Setup of run A:
## pipelined
module pipelined(
    input  wire              clk,
    input  wire              rst,
    input  wire              in_valid,
    output wire              in_ready,
    input  wire signed [15:0] a,
    input  wire signed [15:0] b,
    input  wire signed [15:0] c,
    input  wire signed [15:0] d,
    input  wire signed [15:0] e,
    output reg               out_valid,
    input  wire              out_ready,
    output reg signed [31:0]  y
);
    wire s3_ready_in;
    wire s2_ready_in;
    wire s1_ready_in;
    assign s3_ready_in = (~out_valid) || (out_valid && out_ready);
    assign s2_ready_in = (~s2_valid)  || (s2_valid  && s3_ready_in);
    assign s1_ready_in = (~s1_valid)  || (s1_valid  && s2_ready_in);
    assign in_ready = s1_ready_in;
    wire in_send = in_valid && in_ready;
    reg signed [31:0] s1_p1;
    reg signed [31:0] s1_p2;
    reg signed [15:0] s1_e;
    reg               s1_valid;
    always @(posedge clk) begin
        if (rst) begin
            s1_valid <= 1'b0;
            s1_p1    <= 32'sd0;
            s1_p2    <= 32'sd0;
            s1_e     <= 16'sd0;
        end else if (s1_ready_in) begin
            s1_valid <= in_send;
            if (in_send) begin
                s1_p1 <= $signed(a) * $signed(b);
                s1_p2 <= $signed(c) * $signed(d);
                s1_e  <= e;
            end
        end
    end
  ...
Size: roughly 4,600 cells after synthesis, about 32,000 µm² of cells after synthesis.
Settings: LEC_CHECK=0, ABC_AREA=1, CAP_MARGIN=20, CORE_ASPECT_RATIO=0.5, CORE_MARGIN=2, CORE_UTILIZATION=69, CTS_CLUSTER_DIAMETER=372, CTS_CLUSTER_SIZE=96, PLACE_DENSITY=0.38, SETUP_SLACK_MARGIN=1.39, SLEW_MARGIN=20, TNS_END_PERCENT=10; clock period 4.64 ns.
run.sh (not shown) runs the stock make flow with config.mk's settings and CLKGATE_MAP_FILE=.
Flow for run A halted at global routing (5_1_grt), error code GRT-0232.
### run A -> run B
Settings: SETUP_SLACK_MARGIN: 1.39 -> unset; CORE_ASPECT_RATIO: 0.5 -> unset; PLACE_DENSITY: 0.38 -> unset; CTS_CLUSTER_SIZE: 96 -> unset; MAX_ROUTING_LAYER: unset -> met4; CTS_CLUSTER_DIAMETER: 372 -> unset; CORE_UTILIZATION: 69 -> 65; TNS_END_PERCENT: 10 -> unset; ABC_AREA: 1 -> unset; the clock period (ns, I/O delays scaled along): 4.64 -> 5.9.
## What came out
Ran to the end and failed final checks on setup timing: run B. Seen in the log of run A: GRT-0232 during global routing (5_1_grt), after which the run never completed. Count of unique library cells instantiated by Yosys ends up lower on run A. The post-synthesis chip area from yosys of run B falls short of that of run A by about 12%. Re number of cells produced by synthesis: run B is 30% down on run A.
Inputs modified between run B and run C:
Settings: PLACE_DENSITY now 0.67, previously not set; CTS_CLUSTER_SIZE now 58, previously not set; CORE_UTILIZATION now 72, was 65; MAX_ROUTING_LAYER no longer set, was met4; SETUP_SLACK_MARGIN now -0.1, previously not set; the clock period (ns, I/O delays scaled along) now 6.23, was 5.9.
Run C — number of setup buffers added after CTS 25% lower, run B as reference. Among run B and run C, the run that stopped before the end is run C, and it is the only one. Stage in which a tool error killed run C: global routing (5_1_grt). Although run B finished all stages, its layout failed final checks on setup timing. Of run B and run C, run C shows the higher worst-case setup slack after placement, with run B below it. Run C and run B ended up with roughly the same xor and xnor area share after synthesis. Comparing run B and run C, die size is lower on run C. From run B to run C the numbers moved as follows: die outline width -about 5%; initial core utilization went up by 7.2 points; floorplan die height went down. Delta (run C minus run B): last weighted congestion value of the routability-driven placer grew by about 2.2%; sum of net half-perimeters after detailed placement grew by 6.1%.
For run D, these inputs were changed with respect to run C:
Settings: swapping 20 for 5 in CAP_MARGIN; swapping 58 for 32 in CTS_CLUSTER_SIZE; swapping -0.1 for -0.32 in SETUP_SLACK_MARGIN; swapping 6.23 for 6.35 in the clock period (ns, I/O delays scaled along).
Findings:
Per the comparison of run D with run C, synthesis-stage register bit count held; die extent in x closely matched the old numbers. In run D, the number of gates resized after CTS came out 252 below the value in run C. From run C to run D the numbers moved as follows: cell area after synthesis flat, number of cells in Yosys stat has remained practically unchanged. HPWL after detailed placement on run D is ahead of run C. The flow ran to completion for all of run C and run D but run C, which stopped partway. No crash in run D: every stage finished, but the layout fails its final checks due to setup timing. As far as die size goes, run C and run D are indistinguishable; the numbers are identical. Number of buffers added for setup after CTS (lower): run D.


Starting RTL as in the previous note.
clock: 7.09 ns
lec_check: 0
cap_margin: 0
cell_pad_in_sites_global_placement: 3
core_aspect_ratio: 0.74
core_margin: 5
core_utilization: 52
cts_cluster_diameter: 106
cts_cluster_size: 85
gpl_routability_driven: 0
gpl_timing_driven: 1
hold_slack_margin: 0.18
max_routing_layer: met4
min_routing_layer: met2
place_density_lb_addon: 0.25
setup_slack_margin: -0.11
slew_margin: 10
tns_end_percent: 70
The starting point did not get past global placement without I/O.
Next try:
Settings changed: CELL_PAD_IN_SITES_GLOBAL_PLACEMENT 3 to 0, CORE_MARGIN 5 to 2, CTS_CLUSTER_DIAMETER 106 to default, CTS_CLUSTER_SIZE 85 to default, GPL_ROUTABILITY_DRIVEN 0 to default, GPL_TIMING_DRIVEN 1 to default, MIN_ROUTING_LAYER met2 to default, SETUP_SLACK_MARGIN -0.11 to 0.91, SLEW_MARGIN 10 to 20.
Clock period 7.09 ns to 4.52 ns, I/O delays scaled along.
Outcome: With this change the flow completed and failed the layout checks on setup timing; synthesized cell count is unchanged; area after synthesis stays the same; die area went down by a few percent.
Next try:
Settings changed: CELL_PAD_IN_SITES_GLOBAL_PLACEMENT 0 to 3, CTS_CLUSTER_DIAMETER from default to 291, GPL_TIMING_DRIVEN from default to 1, MIN_ROUTING_LAYER from default to met2, SETUP_SLACK_MARGIN 0.91 to -0.11, SLEW_MARGIN 20 to 40.
Outcome: Now the flow died in global placement without I/O with FLW-0024; die size does not change; synthesized area is unchanged; synthesized cell count does not change.
Next try:
Settings changed: CAP_MARGIN 0 to 20, CELL_PAD_IN_SITES_GLOBAL_PLACEMENT 3 to default, CORE_ASPECT_RATIO 0.74 to default, CORE_UTILIZATION 52 to 65, CTS_CLUSTER_DIAMETER 291 to default, CTS_CLUSTER_SIZE from default to 53, GPL_TIMING_DRIVEN 1 to default, HOLD_SLACK_MARGIN 0.18 to default, MIN_ROUTING_LAYER met2 to default, PLACE_DENSITY_LB_ADDON 0.25 to default, SETUP_SLACK_MARGIN -0.11 to default, SLEW_MARGIN 40 to 20, TNS_END_PERCENT 70 to 60.
Clock period 4.52 ns to 4.83 ns, I/O delays scaled along.
Outcome: With this change the flow completed, yet does not pass: setup timing; die size shrinks by about 20%; area after synthesis does not change; synthesized cell count is unchanged.
Next try:
Settings changed: CORE_UTILIZATION 65 to 40, CTS_CLUSTER_SIZE 53 to default, MAX_ROUTING_LAYER met4 to default, TNS_END_PERCENT 60 to default.
Clock period 4.83 ns to 7.79 ns, I/O delays scaled along.
What happened: With this change the flow completed without violations; first-iteration DRC count decreases by 35%; synthesized area is unchanged; sequential cell count does not change; core utilization is lower by 37 points; synthesized cell count stays the same; routed wire length drops by 17%.
Next try:
Settings changed: CORE_UTILIZATION 40 to 27.
- The new run finished with timing, DRC and antenna clean
- synthesized cell count is unchanged
- cell count rose by 9.8%
- critical path depth fell by 1
- clock skew rose by 0.0035 ns
- worst setup slack is better by 0.051 ns
- non-clock buffer count fell by 9
- count of clock-buffer cells in the layout fell by 1
- routed wire length rose by 5.4%
- die size rose by 47%
